## run 1
// mipse
module mipse(
input clk, rst_n,
input [32-1:0] instr,
input [32-1:0] readdata,
output reg [32-1:0] pc, 
output [32-1:0] aluresult,
output [32-1:0] writedata,
output memwrite);
wire [32-1:0] srca, srcb, result;
wire [6-1:0] opcode;
wire [5-1:0] shamt;
wire [6-1:0] func;
wire [5-1:0] rs, rd, rt, writereg;
wire [6-1:0] com;
wire [32-1:0] signimm;
wire [32-1:0] unsignimm;
wire [32-1:0] pcplus4;
wire regwrite;
wire sw_op, beq_op, bne_op, addi_op, lw_op, j_op, jal_op, jr_op, alu_op;
wire ori_op, lui_op;
wire slt_op, slti_op, sltiu_op;
wire zero;
wire addiu_op, sltu_op, bltz_op, bgez_op, blez_op, sll_op, movz_op, movz_en;
assign {opcode, rs, rt, rd, shamt, func} = instr;
assign signimm = {{16{instr[15]}},instr[15:0]};
assign unsignimm = {16'b0,instr[15:0]};
assign sw_op = (opcode == 6'b101011);
assign lw_op = (opcode == 6'b100011);
assign alu_op = (opcode == 6'b000000) & (func[5:3] == 3'b100);
assign addi_op = (opcode == 6'b001000);
assign addiu_op = (opcode == 6'b001001);
assign slti_op = (opcode == 6'b001010);
assign sltiu_op = (opcode == 6'b001011);
assign ori_op = (opcode == 6'b001101);
assign lui_op = (opcode == 6'b001111);
assign beq_op = (opcode == 6'b000100);
assign bne_op = (opcode == 6'b000101);
assign j_op = (opcode == 6'b000010);
assign jal_op = (opcode == 6'b000011);
assign jr_op = (opcode == 6'b000000) & (func == 6'b001000);
assign slt_op = (opcode == 6'b000000) & (func == 6'b101010);
  ...
export LEC_CHECK = 0
export ABC_AREA = 1
export CAP_MARGIN = 20
export CORE_MARGIN = 2
export CORE_UTILIZATION = 72
export CTS_CLUSTER_DIAMETER = 242
export CTS_CLUSTER_SIZE = 99
export PLACE_DENSITY = 0.41
export SETUP_SLACK_MARGIN = 2.33
export SLEW_MARGIN = 20
export TNS_END_PERCENT = 10
create_clock -name core_clock -period 8.02 [get_ports {clk}]
run.sh (not shown) runs the stock make flow with config.mk's settings and CLKGATE_MAP_FILE=.
Run 1 | ERROR | 5_1_grt
Changes in run 2 relative to run 1:
Settings: removing TNS_END_PERCENT (formerly 10); removing CTS_CLUSTER_DIAMETER (formerly 242); removing SETUP_SLACK_MARGIN (formerly 2.33); changing CORE_UTILIZATION from 72 to 40; removing ABC_AREA (formerly 1); removing CTS_CLUSTER_SIZE (formerly 99); removing PLACE_DENSITY (formerly 0.41); changing the clock period (ns, I/O delays scaled along) from 8.02 to 10.0.
Findings:
- Changes observed in run 2 relative to run 1: number of gates resized after CTS dropped 482, average instance area after synthesis now sits higher.
- Run 2 ran to completion and came out clean on the timing, design-rule and antenna checks.
- Die size in run 2 is 63% higher than in run 1
Setup changes, run 2 to run 3
Settings: setting PLACE_DENSITY_LB_ADDON to 0.03 for the first time; setting GPL_TIMING_DRIVEN to 1 for the first time; changing SLEW_MARGIN from 20 to 35; changing CORE_UTILIZATION from 40 to 57; setting CTS_CLUSTER_DIAMETER to 360 for the first time; setting SETUP_SLACK_MARGIN to -0.42 for the first time; setting GPL_ROUTABILITY_DRIVEN to 1 for the first time; changing CAP_MARGIN from 20 to 25; setting ABC_AREA to 0 for the first time; setting TNS_END_PERCENT to 5 for the first time; setting CELL_PAD_IN_SITES_DETAIL_PLACEMENT to 0 for the first time; setting CORE_ASPECT_RATIO to 0.71 for the first time; changing the clock period (ns, I/O delays scaled along) from 10.0 to 5.57.
## What came out
- Although it ran to completion, run 3 produced a layout that fails the final checks because of setup timing.
- Run comparison: run 3 launch point of the worst path instr[25]; run 2 launch point of the worst path instr[16]
- Changes observed in run 3 relative to run 2: total wire length after detailed routing increased by about 7% relative to the old numbers, final-stage net count increased by about 13% relative to the old numbers, met3 layer wire length in the routed design increased by about 70% relative to the old numbers, number of well taps decreased by 29% relative to the old numbers.
- Status: clock-pin slew on the worst setup and hold paths parity (run 2, run 3)
- In the metrics for run 3 and run 2, the one carrying the higher portion of total power attributed to combinational logic is run 3.
- Higher worst hold slack was reported by run 2, not run 3.
Power and IR drop assume default switching activity.
